==> job 507 <==
Design OQ1_Stopwatch, start of the top module:
module OQ1_Stopwatch(AN, Seg, Dot, CLK, Start, RESET);  
	output [3:0] AN;
	output [6:0] Seg;
	output Dot;
	input CLK, Start, RESET;
	parameter R = 2'b00;
    parameter W = 2'b01;
    parameter C = 2'b10;	
	reg  [11:0] divider_ds;
	reg  [5:0]  divider_ms;
	reg  [6:0]  Seg_Temp;
	reg  [3:0]  D3,D2,D1,D0,D_Temp,AN_Temp;
	reg  [1:0]  state,n_state;
	reg         dp;
	wire        RTC_ds,RTC_ms;
	always @(posedge CLK or posedge RESET) begin
	  if(RESET) divider_ms <= 0;
	  else if(divider_ms==32) divider_ms <= 0;
      else divider_ms <= divider_ms + 1;
    end
    assign RTC_ms = ((divider_ms == 32)?1'b1:1'b0);
	always @(posedge CLK or posedge RESET) begin
      if(RESET) divider_ds <= 0;
      else if(divider_ds==3276) divider_ds <= 0;
      else if(state==C) divider_ds <= divider_ds + 1;
    end
    assign RTC_ds = ((divider_ds == 3276)?1'b1:1'b0);
	always@(posedge CLK or posedge RESET) begin
      if(RESET) begin
        state <= R;
        D3 <= 0;
        D2 <= 0;
        D1 <= 0;
        D0 <= 0;
      end else begin
        state <= n_state;
        if(RTC_ds) begin
          if(D0 == 9) begin
            D0 <= 0;
            if(D1 == 9) begin
              D1 <= 0;
              if(D2 == 9) begin
                D2 <= 0;
                if(D3 == 9) begin
                  D3 <= 0;                  
                end else begin
                  D3 <= D3 + 1;
                end                    
              end else begin
                D2 <= D2 + 1;
              end      
            end else begin
              D1 <= D1 + 1;
            end
          end else begin
            D0 <= D0 + 1;
          end
        end      
      end
    end
    always@(*) begin
      case (state)
        R : if(RESET) n_state = R;
            else if(Start && !RESET) n_state = C;
            else n_state = W;
        W : if(RESET) n_state = R;
  ...
make LEC_CHECK=0 ABC_AREA=1 CAP_MARGIN=20 CELL_PAD_IN_SITES_GLOBAL_PLACEMENT=2 CORE_MARGIN=2 CORE_UTILIZATION=40 CTS_CLUSTER_DIAMETER=169 GPL_ROUTABILITY_DRIVEN=0 GPL_TIMING_DRIVEN=0 MAX_ROUTING_LAYER=met4 PLACE_DENSITY_LB_ADDON=0.16 SLEW_MARGIN=20 TNS_END_PERCENT=5 finish   # period 10.0 ns
run.sh (not shown) runs the stock make flow with config.mk's settings and CLKGATE_MAP_FILE=.
==> job 4885: changes against job 507 <==
CELL_PAD_IN_SITES_GLOBAL_PLACEMENT = not set   (was 2)
CORE_UTILIZATION = 72   (was 40)
CTS_CLUSTER_DIAMETER = 389   (was 169)
CTS_CLUSTER_SIZE = 94   (was not set)
GPL_ROUTABILITY_DRIVEN = not set   (was 0)
GPL_TIMING_DRIVEN = not set   (was 0)
MAX_ROUTING_LAYER = not set   (was met4)
PLACE_DENSITY = 0.43   (was not set)
PLACE_DENSITY_LB_ADDON = not set   (was 0.16)
TNS_END_PERCENT = not set   (was 5)
==> flow/constraint.sdc (replaced) <==
create_clock -name core_clock -period 5.52 [get_ports {CLK}]
set_input_delay 1.1040 -clock core_clock [delete_from_list [all_inputs] [get_ports {CLK}]]
set_output_delay 1.1040 -clock core_clock [all_outputs]
set_load 0.01 [all_outputs]
==> qor summary <==
item	job 507	job 4885
Via total after detailed routing	2283	2398
Logic share of the area	45.9%	46.2%
Insertion delay to the later sink of the worst-skew pair	0.30 ns	0.31 ns
Die extent in x	86.9 um	65.8 um
Met2 usage in global routing	28.0%	56.8%
Met1 GRT Util	22.1%	34.3%
Switching portion of total power	29.9%	24.6%
DR WL/cell	12.4 um	13.2 um
Detailed placement HPWL	4490 um	4050 um
Chip area	7550 um^2	4330 um^2
Hold path start	dp	divider_ms[0]
Outcome	finished clean	finished clean
Transition time at the pin with the least slew margin	0.441 ns	0.555 ns
Int Power	0.258 mW	0.595 mW
Critical register-to-register path endpoint	D3[3]	D0[1]
Slack of the worst reg-to-reg path	8.36 ns	3.83 ns
Post-placement setup slack	6.39 ns	2.73 ns
Sequential fraction of total cell area	35.6%	35.8%
Number of warning messages in the logs	32	34
Cell count after placement	465	430
Standard-cell row count	30	22

---

==> build 10 <==
OQ1_Stopwatch again, from the RTL that the note above started with.
Settings: LEC_CHECK=0, ABC_AREA=1, CAP_MARGIN=20, CORE_ASPECT_RATIO=1.45, CORE_MARGIN=2, CORE_UTILIZATION=72, CTS_CLUSTER_DIAMETER=396, CTS_CLUSTER_SIZE=94, PLACE_DENSITY=0.78, SLEW_MARGIN=20; clock period 5.34 ns.
==> build 64: changes against build 10 <==
--- a/flow/config.mk
+++ b/flow/config.mk
@@ -7,10 +7,9 @@
 export LEC_CHECK = 0
 export ABC_AREA = 1
 export CAP_MARGIN = 20
-export CORE_ASPECT_RATIO = 1.45
 export CORE_MARGIN = 2
 export CORE_UTILIZATION = 72
-export CTS_CLUSTER_DIAMETER = 396
-export CTS_CLUSTER_SIZE = 94
-export PLACE_DENSITY = 0.78
+export CTS_CLUSTER_DIAMETER = 109
+export PLACE_DENSITY_LB_ADDON = 0.0
+export SETUP_SLACK_MARGIN = 0.51
 export SLEW_MARGIN = 20
==> flow/constraint.sdc (replaced) <==
create_clock -name core_clock -period 2.21 [get_ports {CLK}]
set_input_delay 0.4420 -clock core_clock [delete_from_list [all_inputs] [get_ports {CLK}]]
set_output_delay 0.4420 -clock core_clock [all_outputs]
set_load 0.01 [all_outputs]
==> trial 43: changes against build 10 <==
--- a/flow/config.mk
+++ b/flow/config.mk
@@ -7,10 +7,10 @@
 export LEC_CHECK = 0
 export ABC_AREA = 1
 export CAP_MARGIN = 20
-export CORE_ASPECT_RATIO = 1.45
+export CORE_ASPECT_RATIO = 0.5
 export CORE_MARGIN = 2
 export CORE_UTILIZATION = 72
-export CTS_CLUSTER_DIAMETER = 396
+export CTS_CLUSTER_DIAMETER = 389
 export CTS_CLUSTER_SIZE = 94
-export PLACE_DENSITY = 0.78
+export PLACE_DENSITY = 0.43
 export SLEW_MARGIN = 20
==> notes <==
- Build 10 passed the timing, design-rule and antenna checks. Build 64 passed the timing, design-rule and antenna checks. Trial 43 produced a clean layout.
- Against trial 43, the cell count of build 10 is lower by about 1.8%.
- The highest design area belongs to build 64, the lowest to build 10.
- In area after synthesis, build 10 and trial 43 do not differ.
- Hold slack: build 64 > build 10 > trial 43.
- Die size, lowest first: build 64, build 10, trial 43.

---

==> juniper: inputs <==
==> flow/design.v <==
module OQ1_Stopwatch(AN, Seg, Dot, CLK, Start, RESET);  
	output [3:0] AN;
	output [6:0] Seg;
	output Dot;
	input CLK, Start, RESET;
	parameter R = 2'b00;
    parameter W = 2'b01;
    parameter C = 2'b10;	
	reg  [11:0] divider_ds;
	reg  [5:0]  divider_ms;
	reg  [6:0]  Seg_Temp;
	reg  [3:0]  D3,D2,D1,D0,D_Temp,AN_Temp;
	reg  [1:0]  state,n_state;
	reg         dp;
	wire        RTC_ds,RTC_ms;
	always @(posedge CLK or posedge RESET) begin
	  if(RESET) divider_ms <= 0;
	  else if(divider_ms==32) divider_ms <= 0;
      else divider_ms <= divider_ms + 1;
    end
    assign RTC_ms = ((divider_ms == 32)?1'b1:1'b0);
	always @(posedge CLK or posedge RESET) begin
      if(RESET) divider_ds <= 0;
      else if(divider_ds==3276) divider_ds <= 0;
      else if(state==C) divider_ds <= divider_ds + 1;
    end
    assign RTC_ds = ((divider_ds == 3276)?1'b1:1'b0);
	always@(posedge CLK or posedge RESET) begin
      if(RESET) begin
        state <= R;
        D3 <= 0;
        D2 <= 0;
        D1 <= 0;
        D0 <= 0;
      end else begin
        state <= n_state;
        if(RTC_ds) begin
          if(D0 == 9) begin
            D0 <= 0;
            if(D1 == 9) begin
              D1 <= 0;
              if(D2 == 9) begin
                D2 <= 0;
                if(D3 == 9) begin
                  D3 <= 0;                  
                end else begin
                  D3 <= D3 + 1;
                end                    
              end else begin
                D2 <= D2 + 1;
              end      
            end else begin
              D1 <= D1 + 1;
            end
          end else begin
            D0 <= D0 + 1;
          end
        end      
      end
    end
    always@(*) begin
      case (state)
        R : if(RESET) n_state = R;
            else if(Start && !RESET) n_state = C;
            else n_state = W;
        W : if(RESET) n_state = R;
            else if(Start && !RESET) n_state = C;
            else n_state = W;
        C : if(RESET) n_state = R;
            else n_state = C;        
        default : n_state = R;
      endcase
    end
    always@(posedge CLK or posedge RESET) begin
      if(RESET) begin
        D_Temp  <= 4'b0000;
        AN_Temp <= 4'b1110;
        dp      <= 1'b0;
      end else if(RTC_ms) begin
      case(AN_Temp)
        4'b0111 : begin
                    D_Temp <= D0;
                    AN_Temp <= 4'b1110;
                    dp <= 1;
                  end
        4'b1110 : begin
                    D_Temp <= D1;
                    AN_Temp <= 4'b1101;
                    dp <= 0;
                  end
        4'b1101 : begin
                    D_Temp <= D2;
                    AN_Temp <= 4'b1011;
                    dp <= 1;
                  end
        4'b1011 : begin
                    D_Temp <= D3;
                    AN_Temp <= 4'b0111;
                    dp <= 1;
                  end
      endcase
      end
    end    
    always @(*) begin
        case(D_Temp)
          0 : Seg_Temp=7'b1000000; 
          1 : Seg_Temp=7'b1111001; 
          2 : Seg_Temp=7'b0100100; 
          3 : Seg_Temp=7'b0110000; 
          4 : Seg_Temp=7'b0011001; 
          5 : Seg_Temp=7'b0010010; 
          6 : Seg_Temp=7'b0000010; 
          7 : Seg_Temp=7'b1111000; 
          8 : Seg_Temp=7'b0000000; 
          9 : Seg_Temp=7'b0011000; 
          default : Seg_Temp=7'b0111111; 
      endcase
    end
    assign Seg = Seg_Temp;
    assign AN = AN_Temp;
    assign Dot = dp;
endmodule
==> flow/run.sh <==
#!/bin/bash
# the make line also repeats each setting of config.mk as NAME=value (left out here)
make -C /OpenROAD-flow-scripts/flow DESIGN_CONFIG=/design/flow/config.mk WORK_HOME=/design/flow/orfs CLKGATE_MAP_FILE= finish
==> flow/config.mk <==
export PLATFORM = sky130hd
export DESIGN_NAME = OQ1_Stopwatch
export DESIGN_NICKNAME = OQ1_Stopwatch
export VERILOG_FILES = /design/flow/design.v
export SDC_FILE = /design/flow/constraint.sdc
export NUM_CORES = 4
export LEC_CHECK = 0
export CAP_MARGIN = 20
export CORE_MARGIN = 2
export CORE_UTILIZATION = 40
export CTS_CLUSTER_DIAMETER = 396
export CTS_CLUSTER_SIZE = 100
export SETUP_SLACK_MARGIN = 2.37
export SLEW_MARGIN = 20
==> flow/constraint.sdc <==
create_clock -name core_clock -period 10.0 [get_ports {CLK}]
set_input_delay 2.0000 -clock core_clock [delete_from_list [all_inputs] [get_ports {CLK}]]
set_output_delay 2.0000 -clock core_clock [all_outputs]
set_load 0.01 [all_outputs]
==> harbor (differences from juniper) <==
--- a/flow/config.mk
+++ b/flow/config.mk
@@ -7,8 +7,8 @@
 export LEC_CHECK = 0
+export ABC_AREA = 1
 export CAP_MARGIN = 20
 export CORE_MARGIN = 2
-export CORE_UTILIZATION = 40
-export CTS_CLUSTER_DIAMETER = 396
-export CTS_CLUSTER_SIZE = 100
-export SETUP_SLACK_MARGIN = 2.37
+export CORE_UTILIZATION = 72
+export CTS_CLUSTER_SIZE = 99
 export SLEW_MARGIN = 20
+export TNS_END_PERCENT = 5
==> flow/constraint.sdc (replaced) <==
create_clock -name core_clock -period 2.37 [get_ports {CLK}]
set_input_delay 0.4740 -clock core_clock [delete_from_list [all_inputs] [get_ports {CLK}]]
set_output_delay 0.4740 -clock core_clock [all_outputs]
set_load 0.01 [all_outputs]
==> quartz (differences from juniper) <==
--- a/flow/config.mk
+++ b/flow/config.mk
@@ -8,7 +8,5 @@
 export CAP_MARGIN = 20
+export CORE_ASPECT_RATIO = 1.97
 export CORE_MARGIN = 2
-export CORE_UTILIZATION = 40
-export CTS_CLUSTER_DIAMETER = 396
-export CTS_CLUSTER_SIZE = 100
-export SETUP_SLACK_MARGIN = 2.37
+export CORE_UTILIZATION = 63
 export SLEW_MARGIN = 20
==> comparison table <==
	juniper	quartz	harbor
Status	complete, no violations	complete, no violations	complete, no violations
Area of the mapped netlist	2590 µm²	2590 µm²	2750 µm²
Fraction of cell area in non-clock buffers	0.0517	0.0524	0.0528
Vias in the first global route	1758	2034	2330
Required time of the critical path	8.00 ns	8.00 ns	1.90 ns
Power share of the sequential group	0.585	0.595	0.470
Portion of total power attributed to the clock network	0.327	0.314	0.430
Number of buffers added for setup after CTS	0	0	2
Placed cell count	347	321	430
Register area share after synthesis	0.426	0.426	0.402
Number of distinct library cells after synthesis	52	52	32
Detailed-routed wire length on met2	2220 µm	3020 µm	2970 µm
Horizontal die dimension	84.5 µm	49.7 µm	65.8 µm
Post-DR vias/cell	5.35	6.04	5.45
Pwr/cell area	123 nW/µm²	123 nW/µm²	588 nW/µm²
Stages on worst setup path	6	6	5
Synthesis area per yosys	2590 µm²	2590 µm²	2750 µm²
Number of cell rows	29	32	22
Total Nets Final	289	289	403
Detailed-routing wirelength on met1	2140 µm	1820 µm	2380 µm
HPWL after detailed placement	3210 µm	3910 µm	4050 µm
Reg2reg setup slack	7.72 ns	7.70 ns	0.69 ns
Pre-CTS setup slack	6.40 ns	6.35 ns	0.220 ns
Area enclosed by the die boundary	7150 µm²	4680 µm²	4330 µm²
Power is estimated from default activity; no workload was simulated.
